## iir_variable_filter
module iir_variable_filter
#(
    parameter DATA_IN_WIDTH  = 16,
    parameter DATA_OUT_WIDTH = 32,
    parameter TAP_WIDTH      = 16,
    parameter FF_TAP_COUNT   = 4,
    parameter FB_TAP_COUNT   = 3,
    parameter NUM_LP_FILTERS = 20
)
(
    input  wire                               clk,
    input  wire                               reset_n,
    input  wire        [8:0]                  filter_index,
    input  wire signed [DATA_IN_WIDTH-1:0]    data_in,
    output wire signed [DATA_OUT_WIDTH-1:0]   data_out
);
export LEC_CHECK = 0
export ABC_AREA = 1
export CAP_MARGIN = 20
export CORE_MARGIN = 2
export CORE_UTILIZATION = 69
export CTS_CLUSTER_DIAMETER = 393
export CTS_CLUSTER_SIZE = 95
export PLACE_DENSITY = 0.36
export SLEW_MARGIN = 20
export TNS_END_PERCENT = 10
create_clock -name core_clock -period 3.54 [get_ports {clk}]
run.sh (not shown) runs the stock make flow with config.mk's settings and CLKGATE_MAP_FILE=.
The starting point reached the layout checks and failed them: setup timing.
Edit:
- ABC_AREA: 1 -> unset
- CORE_UTILIZATION: 69 -> 60
- CTS_CLUSTER_DIAMETER: 393 -> unset
- CTS_CLUSTER_SIZE: 95 -> unset
- PLACE_DENSITY: 0.36 -> unset
- TNS_END_PERCENT: 10 -> unset
- clock period: 3.54 -> 14.7 ns (I/O delays scaled with it)
=> With this change the flow passed the timing, design-rule and antenna checks. Clock skew climbs by 3.7 ps. Worst hold slack gets better by 210 ps. Worst setup slack gets better by 7700 ps. Synthesized area climbs slightly. Sequential share of layout area climbs by 0.21 points. Design area drops by a few percent. Synthesized cell count drops by a few percent. Final cell count drops by roughly a tenth. Utilization drops by 15 points.
Edit:
- ABC_AREA: unset -> 1
- CORE_UTILIZATION: 60 -> 51
- CTS_CLUSTER_SIZE: unset -> 95
- clock period: 14.7 -> 3.02 ns (I/O delays scaled with it)
The changed run reached the layout checks and failed them: setup timing.
Final area increases by a little under a tenth.
First-iteration DRC count increases by a quarter to a third.
Register-to-register slack got worse by 10000 ps.
Synthesized cell count increases by a little under a tenth.
Wire length increases by about a fifth.
Final cell count increases by about a fifth.
Synthesized area decreases slightly.
Edit:
- ABC_AREA: 1 -> unset
- CORE_UTILIZATION: 51 -> 71
- CTS_CLUSTER_SIZE: 95 -> unset
- HOLD_SLACK_MARGIN: unset -> -0.09
- clock period: 3.02 -> 12.5 ns (I/O delays scaled with it)
After rerunning: The new run finished but failed the layout checks on setup timing. Sequential share of layout area went up by 0.22 points. First-iteration DRC count grows by 2.0%. Sequential cell count is unchanged. Routed wire length is lower by 15%.
Edit:
- CORE_UTILIZATION: 71 -> 64
- HOLD_SLACK_MARGIN: -0.09 -> unset
- clock period: 12.5 -> 4.77 ns (I/O delays scaled with it)
Outcome:
- The new run finished but fails on setup timing
- design area rose by a few percent
- worst setup slack loses 6300 ps
- count of clock-buffer cells in the layout does not change
- die size rose by roughly a tenth
- via count fell slightly
Edit:
- CORE_UTILIZATION: 64 -> 72
- SETUP_SLACK_MARGIN: unset -> -0.9
- clock period: 4.77 -> 9.66 ns (I/O delays scaled with it)
Result: The new run reached the layout checks and failed them: setup timing; die area fell by 11%; core utilization increases by 6.8 points; sequential share of layout area came out higher by 0.10 points; setup slack gets better by 3900 ps; first-iteration DRC count went up by about 23%; cell area fell by 2.9%; routed wire length came out higher by 2.5%; hold slack gets better by 150 ps; cell count shrinks by 3.5%.

---

JK:
Starting RTL as in the previous note.
clock: 8.18 ns
lec_check: 0
abc_area: 0
cap_margin: 20
core_aspect_ratio: 0.5
core_margin: 2
core_utilization: 72
cts_cluster_diameter: 396
cts_cluster_size: 99
place_density: 0.42
slew_margin: 20
tns_end_percent: 5
[flow] JK | stages: complete | final checks: fail | reason: negative setup slack
Relative to JK, the following input files were edited for MS:
Settings: setting HOLD_SLACK_MARGIN to -0.05 for the first time; setting SETUP_SLACK_MARGIN to 1.98 for the first time; changing CAP_MARGIN from 20 to 15; changing SLEW_MARGIN from 20 to 30; setting GPL_TIMING_DRIVEN to 1 for the first time; changing CTS_CLUSTER_DIAMETER from 396 to 235; setting MIN_ROUTING_LAYER to met1 for the first time; removing CTS_CLUSTER_SIZE (formerly 99); removing PLACE_DENSITY (formerly 0.42); removing CORE_ASPECT_RATIO (formerly 0.5); setting MAX_ROUTING_LAYER to met4 for the first time; changing ABC_AREA from 0 to 1.
==> results <==
Ran to the end and failed final checks on negative setup slack: MS.
Cell depth of the worst flop-to-flop path: MS > JK
Diff JK -> MS | synthesized instance count | increase of 584
Maximum clock frequency | MS above JK
MS vs. JK: number of non-clock buffers in the layout increased by 175 relative to the old numbers, post-route standard cell area excluding fillers up 1.0%.
In MS the die area turned out about 0.8% lower than in JK.
JK -> MS: wire length of the first global-routing pass increased slightly
Edits applied to the flow inputs when going from MS to AL:
Settings: a deleted HOLD_SLACK_MARGIN that had been -0.05; an added PLACE_DENSITY of 0.37; a change of CTS_CLUSTER_DIAMETER from 235 to 306; a change of CAP_MARGIN from 15 to 20; a change of SETUP_SLACK_MARGIN from 1.98 to -0.27; a change of TNS_END_PERCENT from 5 to 25; a change of the clock period (ns, I/O delays scaled along) from 8.18 to 8.24.
==> results <==
The runs compared here, MS and AL, all ended either early or with open violations.
MS completed end to end; final checks failed (negative setup slack).
To summarise AL: no stage aborted, but the layout did not pass its checks, failing on negative setup slack.
MS → AL: number of clock sinks neither gained nor lost much, area of all placed cells without fillers neither gained nor lost much, utilization of the core after routing neither gained nor lost much, relative area change from synthesis to final layout neither gained nor lost much.
Of MS and AL, the higher first-iteration DRC count belongs to AL.
Between MS and AL, the flow reports first-pass GRT wire length increasing by a few percent.
Modified inputs, TR compared to AL
Settings: CORE_UTILIZATION now 51, was 72; SLEW_MARGIN now 20, was 30; MIN_ROUTING_LAYER no longer set, was met1; MAX_ROUTING_LAYER no longer set, was met4; ABC_AREA no longer set, was 1; CTS_CLUSTER_DIAMETER no longer set, was 306; SETUP_SLACK_MARGIN no longer set, was -0.27; TNS_END_PERCENT no longer set, was 25; PLACE_DENSITY no longer set, was 0.37; GPL_TIMING_DRIVEN no longer set, was 1; the clock period (ns, I/O delays scaled along) now 4.77, was 8.24.
[summary]
TR: flow complete, layout not clean; failing: negative setup slack
Fraction of standard cell area that is sequential of AL is on par with TR.
Going from AL to TR, the area of all placed cells without fillers was found to have gone up by 1900 um2.
Relative to AL, number of cell instances on the worst register-to-register path has decreased by 8.3% in TR.
Worst hold slack is higher on TR
TR ended up with a higher total cell area reported by yosys after synthesis than AL did.
